== run 1 ==
==> flow/design.v <==
module subtractor_16bits(
    input [15:0] a,
    input [15:0] b,
    input bin,
    output [15:0] diff,
    output bout
);
    assign {bout, diff} = a - b - bin;
endmodule
module adder_16bits(
    input [15:0] a,
    input [15:0] b,
    input cin,
    output [15:0] sum,
    output cout
);
    assign {cout, sum} = a + b + cin;
endmodule
module multiplier_16bits(
    input [15:0] a,
    input [15:0] b,
    output [31:0] product
);
    assign product = a * b;
endmodule
module divider_16bits(
    input [15:0] dividend,
    input [15:0] divisor,
    output [15:0] quotient,
    output [15:0] remainder
);
    assign quotient = dividend / divisor;
    assign remainder = dividend % divisor;
endmodule
module dff_16bit (
    input      [15:0] d,
    input             clk,
    input             rstn,
    input             en,
    output reg [15:0] q
);
    always @(posedge clk) begin
        if (!rstn)
            q <= 16'b0;
        else if (en)
            q <= d;
    end
endmodule
module unified_computing_system (
    input      [15:0] d_a,           
    input      [15:0] d_b,           
    input      [1:0]  op_code,       
    input             clk,
    input             rstn,
    input             en_a,           
    input             en_b,           
    input             en_result,      
    input             cin,            
    input             bin,            
    output reg [31:0] result,         
    output reg [15:0] remainder,      
    output reg        cout,           
    output reg        bout,           
    output reg        overflow_flag,  
    output reg        error_flag      
);
    wire [15:0] q_a;            
    wire [15:0] q_b;            
    wire [15:0] sum_result;
    wire        sum_cout;
    wire [15:0] diff_result;
    wire        diff_bout;
    wire [31:0] product_result;
    wire [15:0] quotient_result;
    wire [15:0] remainder_result;
    reg [31:0] temp_result;
    reg [15:0] temp_remainder;
    reg        temp_cout;
    reg        temp_bout;
    reg        temp_overflow;
    reg        temp_error;
    dff_16bit register_a_inst (
        .d   (d_a),
        .clk (clk),
        .rstn(rstn),
        .en  (en_a),
        .q   (q_a)
    );
    dff_16bit register_b_inst (
        .d   (d_b),
        .clk (clk),
        .rstn(rstn),
        .en  (en_b),
        .q   (q_b)
    );
    adder_16bits adder_inst (
        .a   (q_a),
        .b   (q_b),
        .cin (cin),
        .sum (sum_result),
        .cout(sum_cout)
    );
    subtractor_16bits subtractor_inst (
        .a    (q_a),
        .b    (q_b),
        .bin  (bin),
        .diff (diff_result),
        .bout (diff_bout)
    );
    multiplier_16bits multiplier_inst (
        .a      (q_a),
        .b      (q_b),
        .product(product_result)
    );
    divider_16bits divider_inst (
        .dividend (q_a),
        .divisor  (q_b),
        .quotient (quotient_result),
        .remainder(remainder_result)
    );
    always @(*) begin
        temp_result = 32'b0;
        temp_remainder = 16'b0;
        temp_cout = 1'b0;
        temp_bout = 1'b0;
        temp_overflow = 1'b0;
        temp_error = 1'b0;
        case(op_code)
            2'b00: begin  
                temp_result = {16'b0, sum_result};
                temp_cout = sum_cout;
                if ((q_a[15] == q_b[15]) && (sum_result[15] != q_a[15])) begin
                    temp_overflow = 1'b1;
                end
            end
            2'b01: begin  
                temp_result = {16'b0, diff_result};
                temp_bout = diff_bout;
                if ((q_a[15] != q_b[15]) && (diff_result[15] != q_a[15])) begin
                    temp_overflow = 1'b1;
                end
            end
            2'b10: begin  
                temp_result = product_result;
                if (product_result[31:16] != 16'b0 && 
                    product_result[31:16] != 16'hFFFF) begin
                    temp_overflow = 1'b1;
                end
            end
            2'b11: begin  
                if (q_b == 16'b0) begin  
                    temp_result = 32'b0;
                    temp_error = 1'b1;
                end else begin
                    temp_result = {16'b0, quotient_result};  
                    temp_remainder = remainder_result;
                end
            end
            default: begin
            end
        endcase
    end
    always @(posedge clk) begin
        if (!rstn) begin
            result <= 32'b0;
            remainder <= 16'b0;
            cout <= 1'b0;
            bout <= 1'b0;
            overflow_flag <= 1'b0;
            error_flag <= 1'b0;
        end
        else if (en_result) begin
            result <= temp_result;
            remainder <= temp_remainder;
            cout <= temp_cout;
            bout <= temp_bout;
            overflow_flag <= temp_overflow;
            error_flag <= temp_error;
        end
    end
endmodule
clock: 25.2 ns
lec_check: 0
cap_margin: 20
cell_pad_in_sites_global_placement: 1
core_margin: 2
core_utilization: 58
gpl_routability_driven: 0
place_density_lb_addon: 0.2
slew_margin: 20
run.sh (not shown) runs the stock make flow with config.mk's settings and CLKGATE_MAP_FILE=.
The flow completed for run 1, but it is not clean: the layout still shows negative setup slack.
What run 2 does differently from run 1 at the input level:
- CELL_PAD_IN_SITES_GLOBAL_PLACEMENT removed (was 1)
- CORE_UTILIZATION changed from 58 to 72
- GPL_ROUTABILITY_DRIVEN removed (was 0)
- PLACE_DENSITY_LB_ADDON changed from 0.2 to 0.01
- the clock period (ns, I/O delays scaled along) changed from 25.2 to 26.5
Findings:
- Complete run, failing final checks: run 2, reason negative setup slack.
- Any difference in via count of the first global-routing pass between run 2 and run 1 is small enough to ignore.
- As far as xor and xnor area share after synthesis goes, run 2 and run 1 are indistinguishable; the numbers are identical.
- Fmax: run 2 worse than run 1
- Going from run 1 to run 2, met2 global-route usage rose 10 points, met3 routing resource usage after global routing now sits higher, post-route clock period utilization dropped 1.4 points.
- Summary: with run 1 as the reference, post-layout instance area in run 2 moved down by a few percent.
- Aoi/oai-family share of the synthesized area: run 2 vs run 1, no meaningful difference
- Compared to run 1, the router laid down less metal wire for run 2.
The inputs of run 3 differ from those of run 2 as listed below.
- an added ABC_AREA of 1
- an added GPL_ROUTABILITY_DRIVEN of 0
- a change of CORE_UTILIZATION from 72 to 40
- a deleted PLACE_DENSITY_LB_ADDON that had been 0.01
- a change of the clock period (ns, I/O delays scaled along) from 26.5 to 26.0
- Run 3 does better than run 2 on via count.
- Taking run 2 as the reference, in run 3 global routing met2 resource utilization lost 34 points; maximum frequency went up by about 9%; worst hold slack now sits at about the same level.
- Of run 3 and run 2, the run reporting the higher post-detailed-placement cell area was run 3.
- Via count of the first global-routing pass sits lower in run 3 than in run 2.
- Summary — slew at the pin with the worst max-slew slack, run 3 relative to run 2: higher, by 150 ps.
- From run 2 to run 3, post-synthesis register bit count did not move at all.
- Going from run 2 to run 3, wire length shrank by a few percent.
- Run 3 reached the final stage; the timing, design-rule and antenna checks on its layout passed.
- | run 2 | all stages done | FAIL | negative setup slack |
Modified inputs, run 4 compared to run 3
- SETUP_SLACK_MARGIN: unset -> -0.83
- CTS_CLUSTER_SIZE: unset -> 100
- SLEW_MARGIN: 20 -> 5
- MAX_ROUTING_LAYER: unset -> met4
- GPL_ROUTABILITY_DRIVEN: 0 -> unset
- TNS_END_PERCENT: unset -> 5
- CORE_ASPECT_RATIO: unset -> 1.91
- CTS_CLUSTER_DIAMETER: unset -> 396
- CORE_UTILIZATION: 40 -> 30
==> comparison <==
Every run (run 4 and run 3) finished clean.
Compared run 3 against run 4; sequential share of layout area within noise.
Between run 4 and run 3, highest achievable clock rate is lower for run 4, run 3 comes in above that.
From run 3 to run 4 the numbers moved as follows: clock latency at the later pin of the worst-skew pair ~0 delta; global-route wire length before repair went up by 9800 µm; post-route worst setup slack down 430 ps.
Looking only at number of vias in the routed layout, and setting everything else aside, the higher value of run 4 and run 3 goes to run 4.
Critical path startpoint: register_b_inst.q[6]$_SDFFE_PN0P_ -> run 3, register_b_inst.q[0]$_SDFFE_PN0P_ -> run 4
On global-route usage over all layers: run 4 sits below run 3.
Input changes introduced in run 5 (baseline for comparison: run 4):
- setting PLACE_DENSITY_LB_ADDON to 0.3 for the first time
- changing CORE_UTILIZATION from 30 to 59
[summary]
- Result for run 5 and run 4: all clean
- Count of clock-buffer cells in the layout was higher in run 4 than in run 5.
- Run 5 vs run 4, least setup slack across all paths after layout went down by 270 ps.
- Total routed wirelength delta (run 5 -> run 4): insignificant
- Relative to run 4, the area added between synthesis and finish of run 5 is lower by 5.0 points.
- Taking run 4 as the reference point, the number of DRC markers in iteration 0 of run 5 rises by 345.
- In the tables for run 5 and run 4, met3 demand-to-capacity share in global routing reads lower with run 4.
--- input diff run 5..run 6 ---
- removing CTS_CLUSTER_DIAMETER (formerly 396)
- removing TNS_END_PERCENT (formerly 5)
- changing CORE_UTILIZATION from 59 to 40
- removing ABC_AREA (formerly 1)
- removing CORE_ASPECT_RATIO (formerly 1.91)
- removing MAX_ROUTING_LAYER (formerly met4)
- removing PLACE_DENSITY_LB_ADDON (formerly 0.3)
- removing SETUP_SLACK_MARGIN (formerly -0.83)
- changing SLEW_MARGIN from 5 to 20
- removing CTS_CLUSTER_SIZE (formerly 100)
- changing the clock period (ns, I/O delays scaled along) from 26.0 to 25.9
==> results <==
Lower total cell area at the placement stage among run 6 and run 5: run 5
Run 6 vs. run 5: number of cells produced by synthesis decreased by 525 relative to the old numbers, sequential portion of the cell area decreased by 0.37 points relative to the old numbers, worst setup margin decreased by 540 ps relative to the old numbers.
met3 capacity usage during global routing is higher on run 5

Setup of alpha:
RTL: the design.v shown in full above, as it stands there.
Settings: LEC_CHECK=0, CAP_MARGIN=20, CELL_PAD_IN_SITES_GLOBAL_PLACEMENT=0, CORE_MARGIN=2, CORE_UTILIZATION=70, GPL_ROUTABILITY_DRIVEN=0, PLACE_DENSITY=0.65, SETUP_SLACK_MARGIN=-0.32, SLEW_MARGIN=20; clock period 22.8 ns.
alpha never completed; the flow aborted with a tool error in global routing (5_1_grt).
What beta does differently from alpha at the input level:
- clearing GPL_ROUTABILITY_DRIVEN, which used to be 0
- clearing SETUP_SLACK_MARGIN, which used to be -0.32
- clearing PLACE_DENSITY, which used to be 0.65
- swapping 70 for 69 in CORE_UTILIZATION
- clearing CELL_PAD_IN_SITES_GLOBAL_PLACEMENT, which used to be 0
- swapping 22.8 for 25.9 in the clock period (ns, I/O delays scaled along)
## What came out
From alpha to beta the numbers moved as follows: pre-CTS setup slack increased 2.14 ns, vertical extent of the die increased 0.71%, total instance count after detailed placement decreased 9.3%, synthesized cell count essentially unchanged, half-perimeter wire length after detailed placement decreased 11%. Of alpha and beta, only alpha fails to reach the end of the flow. beta: all stages done; final checks FAILED (setup timing).
--- input diff beta..gamma ---
- an added CTS_CLUSTER_SIZE of 82
- an added TNS_END_PERCENT of 5
- a change of CORE_UTILIZATION from 69 to 72
- an added PLACE_DENSITY_LB_ADDON of 0.07
- a change of the clock period (ns, I/O delays scaled along) from 25.9 to 24.4
Results
global routing (5_1_grt): gamma exited with error. [compare] base=beta new=gamma: standard cell core area fell by about 3.7%, final RePlAce weighted congestion stayed essentially flat, post-placement worst setup slack fell by 0.67 ns, initial cell density of the core rose by 2.7 points. Summary: with beta as the reference, half-perimeter wire length after detailed placement in gamma moved up by a few percent. From gamma to beta, multiplexer share of the synthesized area did not move at all. Comparing gamma and beta, placement row count is higher on beta. Between beta and gamma, the flow reports height of the chip decreasing by a few percent. Diff beta -> gamma | die area | down by a few percent.
Edits applied to the flow inputs when going from gamma to delta:
- changing CORE_UTILIZATION from 72 to 68
- removing CTS_CLUSTER_SIZE (formerly 82)
- changing the clock period (ns, I/O delays scaled along) from 24.4 to 26.0
Findings:
- delta had finished all stages when the layout checks came back failing, citing setup timing.
- Estimated wirelength of the detail-placed design of delta falls short of that of gamma by a few percent.
- The higher vertical extent of the die of gamma and delta is in delta.
- Of gamma and delta, the lower quantity of gates resized following cts belongs to delta.
- Diff gamma..delta | sink count of the clock tree | unchanged
- delta reports a higher number of placement rows than gamma does.
